// pcie_pio_ctrl
module pcie_pio_ctrl (
  input          clk,
  input          reset,
  input          tvalid,
  input  [63:0]  tdata,
  output         tready,
  input  [7:0]   tstrb,
  input  [21:0]  tuser,
  input          tlast,
  output [7:0]   cfg_addr,
  output [31:0]  cfg_wr_data,
  output         cfg_rd_cmd,
  output         cfg_wr_cmd,
  input  [31:0]  cfg_rd_data,
  input          cfg_valid,
  output         fifo0_wr_cmd,
  output [131:0] fifo0_wr_data,
  input          fifo0_empty_flag,
  input          fifo0_full_flag,
  input          fifo0_prog_full_flag,
  input          fifo1_full_flag,
  input          fifo1_empty_flag,
  output         fifo1_rd_cmd,
  input  [131:0] fifo1_rd_data,
  input  [7:0]   cfg_bus_number,
  input  [4:0]   cfg_device_number,
  input  [2:0]   cfg_function_number,
  input          lnk_up,
  input          cfg_to_turnoff,
  output         cfg_to_turnoff_ok,
  output         tx_tvalid,
  output [63:0]  tx_tdata,
  input          tx_tready,
  output [7:0]   tx_tstrb,
  output         tx_tlast
);
For scale: roughly 7000 cells after synthesis, about 1400 flip-flops, ~540 I/O pins, ~62000 sq um of cells after synthesis.
clock: 7.58 ns
lec_check: 0
abc_area: 1
cap_margin: 0
core_margin: 2
core_utilization: 72
cts_cluster_diameter: 318
cts_cluster_size: 10
place_density: 0.38
slew_margin: 20
run.sh (not shown) runs the stock make flow with config.mk's settings and CLKGATE_MAP_FILE=.
The starting point completed without violations.
Rerun with:
--- a/flow/config.mk
+++ b/flow/config.mk
@@ -7,9 +7,6 @@
 export LEC_CHECK = 0
-export ABC_AREA = 1
-export CAP_MARGIN = 0
+export CAP_MARGIN = 20
 export CORE_MARGIN = 2
 export CORE_UTILIZATION = 72
-export CTS_CLUSTER_DIAMETER = 318
-export CTS_CLUSTER_SIZE = 10
-export PLACE_DENSITY = 0.38
+export SETUP_SLACK_MARGIN = -0.16
 export SLEW_MARGIN = 20
==> flow/constraint.sdc (replaced) <==
create_clock -name core_clock -period 3.06 [get_ports {clk}]
set_input_delay 0.6120 -clock core_clock [delete_from_list [all_inputs] [get_ports {clk}]]
set_output_delay 0.6120 -clock core_clock [all_outputs]
set_load 0.01 [all_outputs]
Setup slack is worse by 2.5 ns.
Critical path depth drops by 4.
Global-route usage fell by 0.97 points.
Worst hold slack loses 0.38 ns.
Clock-buffer cell count decreases by 56.
Power went up by 150%.
Rerun with:
--- a/flow/config.mk
+++ b/flow/config.mk
@@ -10,3 +10,4 @@
 export CORE_UTILIZATION = 72
-export SETUP_SLACK_MARGIN = -0.16
+export CTS_CLUSTER_SIZE = 14
+export SETUP_SLACK_MARGIN = 0.73
 export SLEW_MARGIN = 20
==> flow/constraint.sdc (replaced) <==
create_clock -name core_clock -period 2.81 [get_ports {clk}]
set_input_delay 0.5620 -clock core_clock [delete_from_list [all_inputs] [get_ports {clk}]]
set_output_delay 0.5620 -clock core_clock [all_outputs]
set_load 0.01 [all_outputs]
The new run finished but failed the layout checks on setup timing.
Worst setup slack is worse by 0.79 ns.
Routed wire length goes up by 38%.
Clock power goes up by about 10%.
Rerun with:
--- a/flow/config.mk
+++ b/flow/config.mk
@@ -10,4 +10,4 @@
 export CORE_UTILIZATION = 72
-export CTS_CLUSTER_SIZE = 14
-export SETUP_SLACK_MARGIN = 0.73
+export CTS_CLUSTER_DIAMETER = 400
+export SETUP_SLACK_MARGIN = 0.44
 export SLEW_MARGIN = 20
Outcome: This time the run ran to the end with no violations. Power came out lower by 1.9%. Cell count came out lower by 2.1%. Sequential share of layout area came out higher by 1.7 points. Via count came out lower by 9.8%. Synthesized area stays the same.

== v6 ==
Starting RTL as in the previous note.
export LEC_CHECK = 0
export CAP_MARGIN = 20
export CORE_MARGIN = 2
export CORE_UTILIZATION = 70
export CTS_CLUSTER_SIZE = 23
export SETUP_SLACK_MARGIN = 0.5
export SLEW_MARGIN = 20
create_clock -name core_clock -period 2.95 [get_ports {clk}]
v6 has completed all stages; timing, DRC and antenna checks passed.
Here is what was changed in the inputs of v7 compared with v6.
-- flow/config.mk --
<<< v6, line 8
>>> v7, line 8
export ABC_AREA = 1
<<< v6, line 10
export CORE_UTILIZATION = 70
export CTS_CLUSTER_SIZE = 23
export SETUP_SLACK_MARGIN = 0.5
>>> v7, line 11
export CORE_UTILIZATION = 68
==> flow/constraint.sdc <==
create_clock -name core_clock -period 13.8 [get_ports {clk}]
set_input_delay 2.7600 -clock core_clock [delete_from_list [all_inputs] [get_ports {clk}]]
set_output_delay 2.7600 -clock core_clock [all_outputs]
set_load 0.01 [all_outputs]
[summary]
Multi-input logic area on v7 is down relative to v6.
The power drawn by the sequential cells in v7 is 0.21 times that in v6.
Weighted congestion at the end of routability-driven global placement went up slightly going from v6 to v7.
Higher internal power component among v7 and v6: v6
Type of the worst min-delay path: reg -> reg -> v7, in -> reg -> v6
A startpoint-to-endpoint class of the critical path of reg -> reg is what v6 shows, while in -> reg belongs to v7.
Area inside the core boundary ends up lower on v6.
v7 went all the way through the flow, and no timing, DRC or antenna check failed.
The fraction of area in registers of v6 and that of v7 are within noise of each other.
Power is estimated from default activity; no workload was simulated.
